## build 42
## SVD
module SVD (
    clk,
    rst,
    we,
    oe,
    data_i,
    element_sel,
    ready,
    data_o_UV,
    data_o_S
);
For scale: about 220 flip-flops.
Settings: LEC_CHECK=0, ABC_AREA=1, CAP_MARGIN=0, CORE_ASPECT_RATIO=0.5, CORE_MARGIN=2, CORE_UTILIZATION=72, CTS_CLUSTER_DIAMETER=367, CTS_CLUSTER_SIZE=95, PLACE_DENSITY=0.4, SETUP_SLACK_MARGIN=0.85, SLEW_MARGIN=20, TNS_END_PERCENT=10; clock period 4.16 ns.
run.sh (not shown) runs the stock make flow with config.mk's settings and CLKGATE_MAP_FILE=.
Status: build 42 FAILED at global routing (tool error)
[inputs] build 41 vs build 42
Settings: ABC_AREA removed (was 1); CAP_MARGIN changed from 0 to 20; CORE_ASPECT_RATIO removed (was 0.5); PLACE_DENSITY removed (was 0.4); CTS_CLUSTER_SIZE removed (was 95); TNS_END_PERCENT removed (was 10); SETUP_SLACK_MARGIN changed from 0.85 to 0.25; CTS_CLUSTER_DIAMETER removed (was 367); CORE_UTILIZATION changed from 72 to 40; the clock period (ns, I/O delays scaled along) changed from 4.16 to 7.48.
--- outcome ---
- The final layout from build 41, which completed every stage, passed the timing, design-rule and antenna checks at the end of the flow.
- Going from build 42 to build 41, post-synthesis chip area from yosys moved down; count of unique library cells instantiated by Yosys moved up; multiplexer area fraction after synthesis moved up.
- The number of placed instances, taps included in build 41 sits about 25% below the value recorded for build 42.
- In the reports for build 41 and build 42, the smaller total cells reported by yosys after synthesis belongs to build 41.
- In the reports for build 41 and build 42, the smaller CTS buffer count belongs to build 42.
- Sort build 41 and build 42 by height of the die, ascending, and build 42 comes first.
- Side by side, post-placement worst setup slack turned out higher in build 41 than in build 42.
[inputs] build 79 vs build 41
Settings: CORE_UTILIZATION changed from 40 to 72; PLACE_DENSITY newly set to 0.67; SETUP_SLACK_MARGIN changed from 0.25 to -0.3; the clock period (ns, I/O delays scaled along) changed from 7.48 to 5.46.
Results
Build 79: die area lower than build 41
Build 79 vs. build 41: hold slack now smaller; area added between synthesis and finish now larger.
Build 41 and build 79: one clean run, build 41; the rest did not finish clean.
Build 79: complete, dirty (setup timing)

* * *

SVD again, from the RTL that the note above started with.
Settings: LEC_CHECK=0, ABC_AREA=0, CAP_MARGIN=20, CORE_ASPECT_RATIO=0.62, CORE_MARGIN=2, CORE_UTILIZATION=44, CTS_CLUSTER_SIZE=69, GPL_ROUTABILITY_DRIVEN=1, MAX_ROUTING_LAYER=met4, MIN_ROUTING_LAYER=met1, SLEW_MARGIN=20; clock period 11.4 ns.
The baseline finished clean.
Edit:
ABC_AREA = default   (was 0)
CORE_ASPECT_RATIO = default   (was 0.62)
CORE_UTILIZATION = 72   (was 44)
CTS_CLUSTER_SIZE = default   (was 69)
GPL_ROUTABILITY_DRIVEN = default   (was 1)
MAX_ROUTING_LAYER = default   (was met4)
MIN_ROUTING_LAYER = default   (was met1)
PLACE_DENSITY = 0.4   (was default)
SETUP_SLACK_MARGIN = 0.19   (was default)
clock period = 5.0 ns   (was 11.4 ns; I/O delays follow)
After rerunning: With this change the flow did not get past global routing; die size goes down by 39%; synthesized cell count stays the same; synthesized area does not change.

* * *

run 1:
Starting RTL as in the previous note.
export LEC_CHECK = 0
export CAP_MARGIN = 20
export CORE_ASPECT_RATIO = 0.92
export CORE_MARGIN = 2
export CORE_UTILIZATION = 72
export CTS_CLUSTER_SIZE = 46
export HOLD_SLACK_MARGIN = 0.28
export PLACE_DENSITY_LB_ADDON = 0.0
export SETUP_SLACK_MARGIN = -0.48
export SLEW_MARGIN = 40
create_clock -name core_clock -period 4.95 [get_ports {clk}]
Run 1: aborted in 5_1_grt (tool error)
Relative to run 1, the following input files were edited for run 2:
Settings: a deleted HOLD_SLACK_MARGIN that had been 0.28; a deleted CORE_ASPECT_RATIO that had been 0.92; a change of SLEW_MARGIN from 40 to 20; a change of SETUP_SLACK_MARGIN from -0.48 to 0.85; a deleted PLACE_DENSITY_LB_ADDON that had been 0.0; a deleted CTS_CLUSTER_SIZE that had been 46; a change of the clock period (ns, I/O delays scaled along) from 4.95 to 7.74.
## What came out
- Run 2 ended with every stage complete and zero timing, DRC or antenna violations.
- On number of standard cells after synthesis, run 1 and run 2 are basically level.
- Taking run 1 as the reference, in run 2 area of placed instances lower, number of CTS-inserted buffers +2, post-placement worst setup slack higher.
- The HPWL after detailed placement of run 2 falls short of that of run 1 by about 17%.
- Between run 1 and run 2, count of buffers added by post-CTS timing repair for setup is lower for run 2, run 1 comes in above that.
- Diff run 2..run 1 | die size | negligible
diff inputs: run 2 => run 3
Settings: SETUP_SLACK_MARGIN removed (was 0.85); CORE_UTILIZATION changed from 72 to 65; TNS_END_PERCENT newly set to 5; CAP_MARGIN changed from 20 to 40; the clock period (ns, I/O delays scaled along) changed from 7.74 to 4.93.
- Run 3 vs run 2 on maximum frequency: run 3 is the higher one.
- For total via count in the routed design, dividing the value from run 3 by the value from run 2 gives 1.09.
- Comparing run 2 and run 3, the lower sequential share of layout area was measured on run 3.
- Summary of run 3 over run 2: final critical-path share of the clock period now sits higher; area after detailed placement now sits higher; via count of the first global-routing pass now sits higher.
- Compared with run 2, run 3 ends up with more cell area.
- Looking at layout overhead on the synthesized area, run 3 sits 18 points higher than run 2 does.
- Status run 3: flow complete, layout not clean - setup timing
- For run 2, the critical path launch point was i_count[0]$_DFFE_PN0P_, unlike run 3, where it was i_count[1]$_DFFE_PN0P_.
- Compared run 3 vs run 2, and critical path depth in cells is up in run 3.

* * *

Starting RTL as in the previous note.
clock: 7.67 ns
lec_check: 0
cap_margin: 15
cell_pad_in_sites_detail_placement: 2
cell_pad_in_sites_global_placement: 0
core_margin: 7
core_utilization: 40
cts_cluster_diameter: 133
cts_cluster_size: 18
gpl_routability_driven: 0
gpl_timing_driven: 1
hold_slack_margin: 0.09
place_density_lb_addon: 0.13
slew_margin: 0
The starting point went through all stages and came out clean.
Rerun with:
Settings changed: CAP_MARGIN 15 to 20, CELL_PAD_IN_SITES_DETAIL_PLACEMENT 2 to not set, CELL_PAD_IN_SITES_GLOBAL_PLACEMENT 0 to not set, CORE_MARGIN 7 to 2, CORE_UTILIZATION 40 to 68, CTS_CLUSTER_DIAMETER 133 to not set, CTS_CLUSTER_SIZE 18 to not set, GPL_ROUTABILITY_DRIVEN 0 to not set, GPL_TIMING_DRIVEN 1 to not set, HOLD_SLACK_MARGIN 0.09 to not set, PLACE_DENSITY_LB_ADDON 0.13 to not set, SLEW_MARGIN 0 to 20.
Clock period 7.67 ns to 12.6 ns, I/O delays scaled along.
What happened: The changed run completed with no timing, DRC or antenna violations; count of clock-buffer cells in the layout increases by 19; non-clock buffer count decreases by 45; global-route usage increases by 12 points; cell area decreases by 1.7%; worst hold slack got worse by 0.0031 ns; via count decreases by 3.8%; wire length decreases by 22%; sequential cell count does not change; final cell count decreases by 10%.
Rerun with:
Settings changed: ABC_AREA set to 1, CORE_UTILIZATION 68 to 72, MAX_ROUTING_LAYER set to met4, PLACE_DENSITY_LB_ADDON set to 0.2, SETUP_SLACK_MARGIN set to 1.79.
Clock period 12.6 ns to 6.05 ns, I/O delays scaled along.
After rerunning: The new run never finished: it broke off in global routing (5_1_grt), error GRT-0232. Synthesized area increases by a few percent. Synthesized cell count increases by a quarter to a third. Die area decreases by a few percent.
Rerun with:
Settings changed: ABC_AREA 1 to not set, CORE_UTILIZATION 72 to 40, MAX_ROUTING_LAYER met4 to not set, PLACE_DENSITY_LB_ADDON 0.2 to not set, SETUP_SLACK_MARGIN 1.79 to not set.
Clock period 6.05 ns to 7.2 ns, I/O delays scaled along.
What happened:
- The changed run passed the timing, design-rule and antenna checks
- synthesized area shrinks by 2.3%
- die area grows by 75%
- synthesized cell count shrinks by 23%
Rerun with:
Clock period 7.2 ns to 7.48 ns, I/O delays scaled along.
- The new run finished with timing, DRC and antenna clean
- design area goes down by 0.30%
- register-to-register slack is better by 0.17 ns
- global-route usage grows by 0.26 points
- non-clock buffer count shrinks by 12
- clock-buffer cell count stays the same
- die area stays the same
